Design alu_top, start of the top module:
module alu_top (
    input             clk,
    input      [15:0] a,
    input      [15:0] b,
    input      [2:0]  opcode,
    input             mode,
    output reg [15:0] result,
    output reg        za,
    output reg        zb,
    output reg        eq,
    output reg        gt,
    output reg        lt
);
    reg [15:0] a_q, b_q;
    reg [2:0]  opcode_q;
    reg        mode_q;
    wire [15:0] alu_out;
    wire        za_w, zb_w, eq_w, gt_w, lt_w;
    ALU u_alu (.a(a_q), .b(b_q), .opcode(opcode_q), .mode(mode_q),
               .outALU(alu_out), .za(za_w), .zb(zb_w), .eq(eq_w), .gt(gt_w), .lt(lt_w));
    always @(posedge clk) begin
        a_q      <= a;
        b_q      <= b;
        opcode_q <= opcode;
        mode_q   <= mode;
        result   <= alu_out;
        za       <= za_w;
        zb       <= zb_w;
        eq       <= eq_w;
        gt       <= gt_w;
        lt       <= lt_w;
    end
endmodule
Size: roughly 2,300 cells after synthesis, roughly 57 flip-flops, roughly 58 I/O pins.
make LEC_CHECK=0 ABC_AREA=1 CAP_MARGIN=15 CELL_PAD_IN_SITES_DETAIL_PLACEMENT=2 CELL_PAD_IN_SITES_GLOBAL_PLACEMENT=3 CORE_MARGIN=2 CORE_UTILIZATION=40 CTS_CLUSTER_SIZE=66 GPL_ROUTABILITY_DRIVEN=0 GPL_TIMING_DRIVEN=0 HOLD_SLACK_MARGIN=-0.02 SETUP_SLACK_MARGIN=5.0 SLEW_MARGIN=25 TNS_END_PERCENT=95 finish   # period 45.0 ns
run.sh (not shown) runs the stock make flow with config.mk's settings and CLKGATE_MAP_FILE=.
Edit:
- CAP_MARGIN: 15 -> 20
- CELL_PAD_IN_SITES_DETAIL_PLACEMENT: 2 -> unset
- CELL_PAD_IN_SITES_GLOBAL_PLACEMENT: 3 -> unset
- CORE_ASPECT_RATIO: unset -> 0.5
- CORE_UTILIZATION: 40 -> 59
- CTS_CLUSTER_DIAMETER: unset -> 281
- CTS_CLUSTER_SIZE: 66 -> 98
- GPL_ROUTABILITY_DRIVEN: 0 -> unset
- GPL_TIMING_DRIVEN: 0 -> unset
- HOLD_SLACK_MARGIN: -0.02 -> 0.28
- PLACE_DENSITY: unset -> 0.35
- SETUP_SLACK_MARGIN: 5.0 -> 0.44
- SLEW_MARGIN: 25 -> 20
- TNS_END_PERCENT: 95 -> 15
What happened: The changed run completed with no timing, DRC or antenna violations. Core utilization is higher by 19 points. Total power is lower by about 9%. Worst setup slack is worse by 700 ps. Count of clock-buffer cells in the layout is higher by 1. Routed wire length is lower by 30%. Clock skew is higher by 5.7 ps. Global-route usage is higher by 1.3 points. Register-to-register slack is worse by 700 ps. Design area is lower by 4.4%. Via count is lower by 8.0%.
Edit:
- ABC_AREA: 1 -> unset
- CELL_PAD_IN_SITES_GLOBAL_PLACEMENT: unset -> 1
- CORE_ASPECT_RATIO: 0.5 -> 0.84
- CORE_UTILIZATION: 59 -> 40
- CTS_CLUSTER_DIAMETER: 281 -> unset
- CTS_CLUSTER_SIZE: 98 -> unset
- HOLD_SLACK_MARGIN: 0.28 -> unset
- PLACE_DENSITY: 0.35 -> unset
- SETUP_SLACK_MARGIN: 0.44 -> unset
- TNS_END_PERCENT: 15 -> unset
Combinational power grows by about 40%.
Design area grows by about 5.5%.
Clock power shrinks by about 4%.
First-iteration DRC count grows by about 9%.
Non-clock buffer count grows by 22.
Hold slack is better by 95 ps.
Routed wire length grows by 42%.
Count of clock-buffer cells in the layout does not change.
Core utilization shrinks by 20 points.
Worst setup slack is better by 490 ps.
Power grows by 30%.
Edit:
- CELL_PAD_IN_SITES_GLOBAL_PLACEMENT: 1 -> unset
- CORE_ASPECT_RATIO: 0.84 -> unset
- clock period: 45.0 -> 37.1 ns (I/O delays scaled with it)
Clock-buffer cell count stays the same. Sequential cell count stays the same. Routed wire length shrinks by 6.7%. Power grows by 16%. Worst hold slack stays flat.
Edit:
- CORE_UTILIZATION: 40 -> 65
- TNS_END_PERCENT: unset -> 5
- clock period: 37.1 -> 27.6 ns (I/O delays scaled with it)
This time the run completed, yet does not pass: negative setup slack.
Worst setup slack gets worse by 4400 ps.
First-iteration DRC count increases by well over a third.
Total power increases by well over a third.
Fmax increases by about a fifth.
Power is estimated from default activity; no workload was simulated.
